Setup of v1:
## ALU_TOP
module ALU_TOP #(parameter Width = 16)
( 
input        [Width-1 :0]                                 A,
input        [Width-1 :0]                                 B,
input        [3:0]                                        ALU_FUN,
input                                                     CLK,
input                                                     RST,
output       [Width-1 :0]                                 Arith_OUT,
output                                                    Arith_Flag,
output                                                    Carry_OUT,
output       [Width-1 :0]                                 Logic_Out,
output                                                    Logic_Flag,
output       [Width-1 :0]                                 CMP_OUT,
output                                                    CMP_Flag,
output                                                    Shift_Flag,
output       [Width-1 :0]                                 Shift_OUT
);
wire      Shift_Enable,Logic_Enable,Arith_Enable,CMP_Enable;
Decoder DUT1 (
.ALU_FUN(ALU_FUN[3:2]),
.Logic_Enable(Logic_Enable),
.Shift_Enable(Shift_Enable),
.Arith_Enable(Arith_Enable),
.CMP_Enable(CMP_Enable)
);
Arith_Unit DUT2 (
.A(A),
.B(B),
.CLK(CLK),
.RST(RST),
.ALU_FUN(ALU_FUN[1:0]),
.Arith_Enable(Arith_Enable),
.Arith_OUT(Arith_OUT),
.Carry_OUT(Carry_OUT),
.Arith_Flag(Arith_Flag)
);
Logic_Unit DUT3 (
.A(A),
.B(B),
.CLK(CLK),
.RST(RST),
.ALU_FUN(ALU_FUN[1:0]),
.Logic_Enable(Logic_Enable),
.Logic_Flag(Logic_Flag),
.Logic_OUT(Logic_Out)
);
CMP_Unit DUT4 (
.A(A),
.B(B),
.CLK(CLK),
.RST(RST),
.ALU_FUN(ALU_FUN[1:0]),
.CMP_Enable(CMP_Enable),
.CMP_Flag(CMP_Flag),
.CMP_OUT(CMP_OUT)
);
Shift_Unit DUT5(
.A(A),
.B(B),
.CLK(CLK),
.RST(RST),
.ALU_FUN(ALU_FUN[1:0]),
.Shift_Enable(Shift_Enable),
  ...
make LEC_CHECK=0 CAP_MARGIN=20 CORE_MARGIN=2 CORE_UTILIZATION=63 SLEW_MARGIN=20 finish   # period 16.5 ns
run.sh (not shown) runs the stock make flow with config.mk's settings and CLKGATE_MAP_FILE=.
v1 did not finish: a tool error stopped it during global routing.
diff inputs: v1 => v34
Settings: CTS_CLUSTER_DIAMETER newly set to 28; TNS_END_PERCENT newly set to 40; CORE_UTILIZATION changed from 63 to 58; SETUP_SLACK_MARGIN newly set to 5.0; the clock period (ns, I/O delays scaled along) changed from 16.5 to 17.4.
## What came out
Going from v1 to v34, height of the die grew by a few percent. The layout from v34, despite a flow that completed every stage, fails the layout checks, with the failing checks listed as setup timing. Looking at sum of net half-perimeters after detailed placement, v34 sits 2.3% lower than v1 does. Higher share of the core filled by cells before placement goes to v1 over v34. In the flow results for v34 and v1, the worst setup timing slack at the placement stage is smaller on v1. Port buffer count: v1 vs v34 identical.
For v21, these inputs were changed with respect to v34:
Settings: CTS_CLUSTER_SIZE newly set to 98; MAX_ROUTING_LAYER newly set to met4; CTS_CLUSTER_DIAMETER changed from 28 to 171; TNS_END_PERCENT removed (was 40); SETUP_SLACK_MARGIN removed (was 5.0); ABC_AREA newly set to 1; the clock period (ns, I/O delays scaled along) changed from 17.4 to 32.0.
Notes after the runs:
Out of v34 and v21, the only run to close with the timing, DRC and antenna checks passing was v21.
Compared to v34, the routing of v21 uses less wire.
Arrival time at the worst endpoint: higher on v21
Of v34 and v21, the lower data required time of the worst path belongs to v34.
Going from v34 to v21, worst hold slack grows by 2.91 ns.


The RTL this note starts from:
==> flow/design.v <==
module Decoder(
input       [3:2]            ALU_FUN,
output      reg              Logic_Enable,
output      reg              Shift_Enable,
output      reg              Arith_Enable,
output      reg              CMP_Enable
);
always @(*)               
 begin 
  case (ALU_FUN)
		   2'b00 : 
		   begin 
		    Arith_Enable = 1'b1;
			Shift_Enable = 1'b0;
			Logic_Enable = 1'b0;
			CMP_Enable = 1'b0;
		   end
		   2'b01 :                                       
		   begin 
		    Arith_Enable = 1'b0;
			Shift_Enable = 1'b0;
			Logic_Enable = 1'b1;
			CMP_Enable = 1'b0;
		   end
		   2'b10 :                                       
		   begin 
		    Arith_Enable = 1'b0;
			Shift_Enable = 1'b0;
			Logic_Enable = 1'b0;
			CMP_Enable = 1'b1;
		   end
		   2'b11 :                                       
		   begin 
		    Arith_Enable = 1'b0;
			Shift_Enable = 1'b1;
			Logic_Enable = 1'b0;
			CMP_Enable = 1'b0;
		   end
	endcase 
end 	
endmodule
module Arith_Unit #(parameter Width = 16)
(
input     [Width-1 :0]                 A,
input     [Width-1 :0]                 B,
input                                  CLK,
input                                  RST,
input       [1:0]                      ALU_FUN,
input                                  Arith_Enable,
output      reg[Width-1 :0]            Arith_OUT,
output      reg                        Carry_OUT,
output      reg                        Arith_Flag
);
wire                         High; 
wire                         LOW;
reg   [Width-1 :0]           Arith_OUT_R;
reg                          Arith_Flag_R;
reg                          Carry_OUT_R;
always @(*) 
 begin
  Carry_OUT_R = 1'b0;
  Arith_Flag_R = Arith_Enable;
  if (Arith_Enable)  
   begin 
            Arith_Flag_R = High;
	  case (ALU_FUN)
			   2'b00 :                                       
			   begin 
			   {Carry_OUT_R , Arith_OUT_R} = A + B;
			   end
			   2'b01 :                                      
			   begin 
			   Arith_OUT_R = A - B;
			   end
			   2'b10 :                                      
			   begin
			   Arith_OUT_R = A * B ;
			   end
			   2'b11 :                                     
			   begin
			   Arith_OUT_R = (B == {Width{1'b0}}) ? {Width{1'b1}} : A / B ;
			   end
		endcase 
	end
   else 
    begin
	  Arith_OUT_R= 16'b0;	
	end	
end 	
always @(posedge CLK or negedge RST)                 
 begin 
	 if (!RST)
	  begin
	    Arith_OUT <= 16'b0;
	    Arith_Flag <= 1'b0;
		Carry_OUT <= 1'b0;
	  end
	 else 
	  begin
	    Arith_OUT <= Arith_OUT_R;
 	    Arith_Flag <= Arith_Flag_R;
		Carry_OUT <= Carry_OUT_R;
	  end
 end
assign High = 1'b1;
assign LOW = 1'b0;
endmodule   
module Logic_Unit  #(parameter Width = 16)
(
input       [Width-1 :0]               A,
input       [Width-1 :0]               B,
input                                  CLK,
input       [1:0]                      ALU_FUN,
input                                  RST,
input                                  Logic_Enable,
output      reg                        Logic_Flag,
output      reg[Width-1 :0]            Logic_OUT
);
wire                         High; 
wire                         LOW;
reg    [Width-1 :0]          Logic_OUT_R;
reg                          Logic_Flag_R;
always @(*)               
 begin 
  Logic_Flag_R = Logic_Enable;
  if (Logic_Enable)
   begin
               Logic_Flag_R = High;
	  case (ALU_FUN)
			   2'b00 :                                       
			   begin
			   Logic_OUT_R = A & B;
			   end
			   2'b01 :                                       
			   begin
			   Logic_OUT_R = A | B;
			   end
			   2'b10 :                                       
			   begin
			   Logic_OUT_R = ~(A & B);
			   end
			   2'b11 :                                        
			   begin
			   Logic_OUT_R = ~(A | B);
			   end
		endcase
     end	
	else		
	 begin
	 Logic_OUT_R = 16'b0;
	 end
end 	
always @ (posedge CLK or negedge RST)                 
 begin 
 if (!RST)
  begin
  Logic_OUT <= 16'b0;
  Logic_Flag <= 1'b0;
  end
 else
  begin 
  Logic_OUT <= Logic_OUT_R;
  Logic_Flag <= Logic_Flag_R;
  end
end
assign High = 1'b1;
assign LOW = 1'b0;
endmodule   
module CMP_Unit #(parameter Width = 16)
(
input       [Width-1 :0]               A,
input       [Width-1 :0]               B,
input                                  CLK,
input       [1:0]                      ALU_FUN,
input                                  RST,
input                                  CMP_Enable,
output      reg                        CMP_Flag,
output      reg[Width-1 :0]            CMP_OUT
);
wire                         High; 
wire                         LOW;
reg   [Width-1 :0]           CMP_OUT_R;
reg                          CMP_Flag_R;
always @(*)               
 begin 
  CMP_Flag_R = CMP_Enable;
  CMP_OUT_R = 16'b0;
  if (CMP_Enable)
   begin
               CMP_Flag_R = High;
	  case (ALU_FUN)
			   2'b00 : 
			   begin                                   
				 CMP_OUT_R = 16'b0000;
				 end
			   2'b01 : 
			   begin 
				if (A == B)                                      
				 CMP_OUT_R = 16'b0001;
				 end
			   2'b10 :                                        
			   begin 
				if ( A > B)
				 CMP_OUT_R = 16'b0010;
				 end
			   2'b11 :                                       
			   begin
				if (A < B)
				 CMP_OUT_R = 16'b0011;
				 end
		endcase 
	end
  else
   begin
    CMP_OUT_R = 16'b0;
  end	
end 	
always @ (posedge CLK or negedge RST)                 
begin 
 if (!RST)
  begin
  CMP_OUT <= 16'b0;
  CMP_Flag <= 1'b0;
  end
 else
  begin 
  CMP_OUT <= CMP_OUT_R;
  CMP_Flag <= CMP_Flag_R;
  end
end
assign High = 1'b1;
assign LOW = 1'b0;
endmodule   
module Shift_Unit #(parameter Width = 16)
(
input       [Width-1 :0]                  A,
input       [Width-1 :0]                  B,
input                                     CLK,
input       [1:0]                         ALU_FUN,
input                                     RST,
input                                     Shift_Enable,
output      reg                           Shift_Flag,
output      reg[Width-1 :0]               Shift_OUT
);
wire                         High; 
wire                         LOW;
reg   [Width-1 :0]           Shift_OUT_R;
reg                          Shift_Flag_R;
always @(*)               
 begin 
  Shift_Flag_R = Shift_Enable;
  if (Shift_Enable)
   begin
              Shift_Flag_R = High;
	  case (ALU_FUN)
			   2'b00 :                                        
			   begin 
			   Shift_OUT_R = A >> 16'b0001;
			   end
			   2'b01 :                                        
			   begin
			   Shift_OUT_R = A << 16'b0001;
			   end
			   2'b10 :                                        
			   begin 
			   Shift_OUT_R = B >> 16'b0001;
			   end
			   2'b11 :                                        
			   begin
			   Shift_OUT_R = B << 16'b0001;
			   end
		endcase 
	end
  else
   begin 
     Shift_OUT_R = 16'b0;
  end	 
end 	
always @ (posedge CLK or negedge RST)                 
 begin 
  if (!RST)
   begin 
  Shift_OUT <= 16'b0;
  Shift_Flag <= 1'b0;
   end
  else
   begin  
  Shift_OUT <= Shift_OUT_R;
  Shift_Flag <= Shift_Flag_R;
  end
end
assign High = 1'b1;
assign LOW = 1'b0;
endmodule   
module ALU_TOP #(parameter Width = 16)
( 
input        [Width-1 :0]                                 A,
input        [Width-1 :0]                                 B,
input        [3:0]                                        ALU_FUN,
input                                                     CLK,
input                                                     RST,
output       [Width-1 :0]                                 Arith_OUT,
output                                                    Arith_Flag,
output                                                    Carry_OUT,
output       [Width-1 :0]                                 Logic_Out,
output                                                    Logic_Flag,
output       [Width-1 :0]                                 CMP_OUT,
output                                                    CMP_Flag,
output                                                    Shift_Flag,
output       [Width-1 :0]                                 Shift_OUT
);
wire      Shift_Enable,Logic_Enable,Arith_Enable,CMP_Enable;
Decoder DUT1 (
.ALU_FUN(ALU_FUN[3:2]),
.Logic_Enable(Logic_Enable),
.Shift_Enable(Shift_Enable),
.Arith_Enable(Arith_Enable),
.CMP_Enable(CMP_Enable)
);
Arith_Unit DUT2 (
.A(A),
.B(B),
.CLK(CLK),
.RST(RST),
.ALU_FUN(ALU_FUN[1:0]),
.Arith_Enable(Arith_Enable),
.Arith_OUT(Arith_OUT),
.Carry_OUT(Carry_OUT),
.Arith_Flag(Arith_Flag)
);
Logic_Unit DUT3 (
.A(A),
.B(B),
.CLK(CLK),
.RST(RST),
.ALU_FUN(ALU_FUN[1:0]),
.Logic_Enable(Logic_Enable),
.Logic_Flag(Logic_Flag),
.Logic_OUT(Logic_Out)
);
CMP_Unit DUT4 (
.A(A),
.B(B),
.CLK(CLK),
.RST(RST),
.ALU_FUN(ALU_FUN[1:0]),
.CMP_Enable(CMP_Enable),
.CMP_Flag(CMP_Flag),
.CMP_OUT(CMP_OUT)
);
Shift_Unit DUT5(
.A(A),
.B(B),
.CLK(CLK),
.RST(RST),
.ALU_FUN(ALU_FUN[1:0]),
.Shift_Enable(Shift_Enable),
.Shift_Flag(Shift_Flag),
.Shift_OUT(Shift_OUT)
);
endmodule
clock: 20.4 ns
lec_check: 0
cap_margin: 20
cell_pad_in_sites_detail_placement: 1
cell_pad_in_sites_global_placement: 2
core_margin: 2
core_utilization: 59
cts_cluster_size: 53
gpl_routability_driven: 0
gpl_timing_driven: 0
min_routing_layer: met2
place_density_lb_addon: 0.21
slew_margin: 5
tns_end_percent: 90
The starting point died in 3_1_place_gp_skip_io, error FLW-0024.
Next try:
Settings changed: CELL_PAD_IN_SITES_DETAIL_PLACEMENT 1 to default, CELL_PAD_IN_SITES_GLOBAL_PLACEMENT 2 to default, CORE_UTILIZATION 59 to 40, CTS_CLUSTER_SIZE 53 to default, GPL_ROUTABILITY_DRIVEN 0 to default, GPL_TIMING_DRIVEN 0 to default, MIN_ROUTING_LAYER met2 to default, PLACE_DENSITY_LB_ADDON 0.21 to default, SLEW_MARGIN 5 to 20, TNS_END_PERCENT 90 to default.
Clock period 20.4 ns to 32.0 ns, I/O delays scaled along.
Outcome: Now the flow finished clean. Synthesized area does not change. Synthesized cell count does not change. Die size rises by about 46%.
Next try:
Settings changed: ABC_AREA from default to 1, CORE_ASPECT_RATIO from default to 0.5, CORE_UTILIZATION 40 to 36, CTS_CLUSTER_DIAMETER from default to 395, CTS_CLUSTER_SIZE from default to 99, MAX_ROUTING_LAYER from default to met4.
Die area is higher by 16%.
Setup slack gains 0.96 ns.
Cell area is lower by 4.8%.
Area after synthesis rose by 4.9%.
Sequential power is about the same.
Count of clock-buffer cells in the layout is unchanged.
Next try:
Settings changed: ABC_AREA 1 to default, CORE_ASPECT_RATIO 0.5 to default, CORE_UTILIZATION 36 to 53, CTS_CLUSTER_DIAMETER 395 to 232, CTS_CLUSTER_SIZE 99 to 98, MAX_ROUTING_LAYER met4 to default, TNS_END_PERCENT from default to 20.
- The changed run finished clean
- combinational power climbs by 21%
- total power rose by 16%
- design area increases by 4.1%
- die area drops by 35%
- hold slack is worse by 0.0082 ns
- cell count came out lower by 15%
- clock-buffer cell count does not change
- core utilization came out higher by 25 points
- global-route usage grows by 14 points
Next try:
Settings changed: ABC_AREA from default to 1, CORE_ASPECT_RATIO from default to 0.5, CORE_UTILIZATION 53 to 31, PLACE_DENSITY from default to 0.72.
- The new run produced a clean layout
- sequential power came out higher slightly
- fmax rises by a few percent
- non-clock buffer count drops by 171
Next try:
Settings changed: CORE_ASPECT_RATIO 0.5 to default, CORE_UTILIZATION 31 to 41.
=> The changed run ran to the end with no violations; synthesized cell count is unchanged; clock-buffer cell count does not change; first-iteration DRC count increases by 18%; power decreases by 0.50%.
Power is estimated from default activity; no workload was simulated.
